==> flow/design.v (excerpt) <==
module div_unit
(
    input  logic        clk,
    input  logic        rst,
    input  logic        issue,           
    input  logic [2:0]  funct3,          
    input  logic [6:0]  opcode,
    input  logic [4:0]  rd,
    input  logic [5:0]  pd,
    input  logic [2:0]  rob_idx,
    input  logic [31:0] pc,
    input  logic [31:0] ps1_value,
    input  logic [31:0] ps2_value,
    output logic        ready,           
    input  logic        cdb_dequeue,     
    output logic        res_valid,
    output logic [4:0]  res_rd,
    output logic [5:0]  res_pd,
    output logic [2:0]  res_rob_idx,
    output logic [31:0] res_value,
    output logic [31:0] res_rs1_value,
    output logic [31:0] res_rs2_value,
    output logic [31:0] res_pc,
    output logic [31:0] res_pc_next,
    output logic [6:0]  res_opcode
);
Size: ~260 flip-flops, roughly 310 I/O pins.
make LEC_CHECK=0 CAP_MARGIN=20 CORE_MARGIN=2 CORE_UTILIZATION=64 SLEW_MARGIN=20 finish   # period 3.72 ns
run.sh (not shown) runs the stock make flow with config.mk's settings and CLKGATE_MAP_FILE=.
The starting point finished with negative setup slack left.
Edit:
- CORE_UTILIZATION: 64 -> 72
- SETUP_SLACK_MARGIN: default -> -0.36
- clock period: 3.72 -> 3.7 ns (I/O delays scaled with it)
Effect: The new run reached the layout checks and failed them: negative setup slack. Worst setup slack degrades by 0.31 ns. Core utilization increases by 9.0 points. Global-route usage increases by 16 points. Final area decreases slightly. Routed wire length increases by a quarter to a third. Cell count decreases slightly. Synthesized cell count is unchanged. Clock-buffer cell count decreases by 1. Sequential power increases by a few percent. Die size decreases by roughly a tenth. Via count increases by about a fifth.

---

## P
div_unit again, from the RTL that the note above started with.
Settings: LEC_CHECK=0, ABC_AREA=1, CAP_MARGIN=15, CELL_PAD_IN_SITES_DETAIL_PLACEMENT=0, CELL_PAD_IN_SITES_GLOBAL_PLACEMENT=3, CORE_MARGIN=6, CORE_UTILIZATION=70, CTS_CLUSTER_DIAMETER=363, CTS_CLUSTER_SIZE=23, GPL_ROUTABILITY_DRIVEN=1, GPL_TIMING_DRIVEN=1, HOLD_SLACK_MARGIN=-0.05, PLACE_DENSITY_LB_ADDON=0.02, SETUP_SLACK_MARGIN=0.71, SLEW_MARGIN=20, TNS_END_PERCENT=35; clock period 5.58 ns.
FAIL P @ 3_1_place_gp_skip_io: tool exited with error
Inputs modified between P and Q:
- CELL_PAD_IN_SITES_DETAIL_PLACEMENT removed (was 0)
- CTS_CLUSTER_SIZE changed from 23 to 90
- CAP_MARGIN changed from 15 to 40
- HOLD_SLACK_MARGIN removed (was -0.05)
- PLACE_DENSITY newly set to 0.8
- CORE_UTILIZATION changed from 70 to 63
- PLACE_DENSITY_LB_ADDON removed (was 0.02)
- CELL_PAD_IN_SITES_GLOBAL_PLACEMENT removed (was 3)
- CTS_CLUSTER_DIAMETER removed (was 363)
- SETUP_SLACK_MARGIN changed from 0.71 to -0.02
- TNS_END_PERCENT changed from 35 to 55
- GPL_ROUTABILITY_DRIVEN removed (was 1)
- CORE_MARGIN changed from 6 to 2
- the clock period (ns, I/O delays scaled along) changed from 5.58 to 4.88
==> comparison <==
Q was carried through to the last stage, and its layout satisfied the timing, DRC and antenna checks.
As far as synthesized cell area goes, P and Q are indistinguishable; the numbers are identical.
Placeable core region (Q vs. P) increases by more than 10%
P → Q: number of placement rows rose 6.8%, xor/xnor share of the synthesized area about even.
Comparing Q against P, there is no change at all in area share of and/or/nand/nor cells after synthesis.
NOTE: die area in Q exceeds that of P
Register share after synthesis across Q and P: no real change.
Q vs P: effective utilization at floorplan down
~same share of synthesized registers carrying an async set or reset in Q and P
From P to Q the numbers moved as follows: post-synth area from yosys stat flat; vertical die size up about 0.5%.
Changes in R relative to Q:
- GPL_TIMING_DRIVEN: 1 -> unset
- HOLD_SLACK_MARGIN: unset -> 0.29
- SETUP_SLACK_MARGIN: -0.02 -> 0.05
- CORE_UTILIZATION: 63 -> 67
- CTS_CLUSTER_SIZE: 90 -> 37
- TNS_END_PERCENT: 55 -> unset
- CAP_MARGIN: 40 -> 20
- PLACE_DENSITY: 0.8 -> unset
- the clock period (ns, I/O delays scaled along): 4.88 -> 3.32
==> comparison <==
Finished, but not clean: R, with negative setup slack.
R vs Q, final cycle utilization of the critical path went up by 20 points.
R gives more total track usage than Q did.
Taking Q as the reference point, the clock-buffer cell count of R rises by about 13%.
Q has a higher worst setup slack than R.
Compared with Q, in R total wirelength of the detailed-routed design went up; final cell count went up; post-layout total power went up.
Q → R: cell area after layout shows an increase of 4.9%, clock group share of total power shows a reduction of 1.1 points.
For R, the worst setup path startpoint was div.shadow_input[40], unlike Q, where it was div.div_ip.q_reg[1].
Here is what was changed in the inputs of S compared with R.
- SETUP_SLACK_MARGIN now 0.31, was 0.05
- HOLD_SLACK_MARGIN no longer set, was 0.29
- TNS_END_PERCENT now 55, previously not set
- CORE_UTILIZATION now 70, was 67
- PLACE_DENSITY now 0.8, previously not set
- GPL_TIMING_DRIVEN now 1, previously not set
- CAP_MARGIN now 40, was 20
- ABC_AREA no longer set, was 1
- the clock period (ns, I/O delays scaled along) now 4.88, was 3.32
Results
The flow completed for S, but it is not clean: the layout still shows negative setup slack.
On S: hold slack is 0.035 ns lower than what R gave.
Timing startpoint of the critical path: div.shadow_input[40] -> R, div.div_ip.r_reg[8] -> S
Note that the design area recorded for R amounts to 1.13 times the value seen in S.
Between R and S, the flow reports post-cts repair resize count decreasing by more than half.
S vs R — detailed-route via count dropped by more than a quarter
R -> S: routed wire length decreased by more than a quarter
Wire length of the first global-routing pass: S vs R down 17000 microns
S vs. R: total iterations of the first detailed-routing run went down by 1.
No activity file was given, so power comes from the tool's default toggle rates.
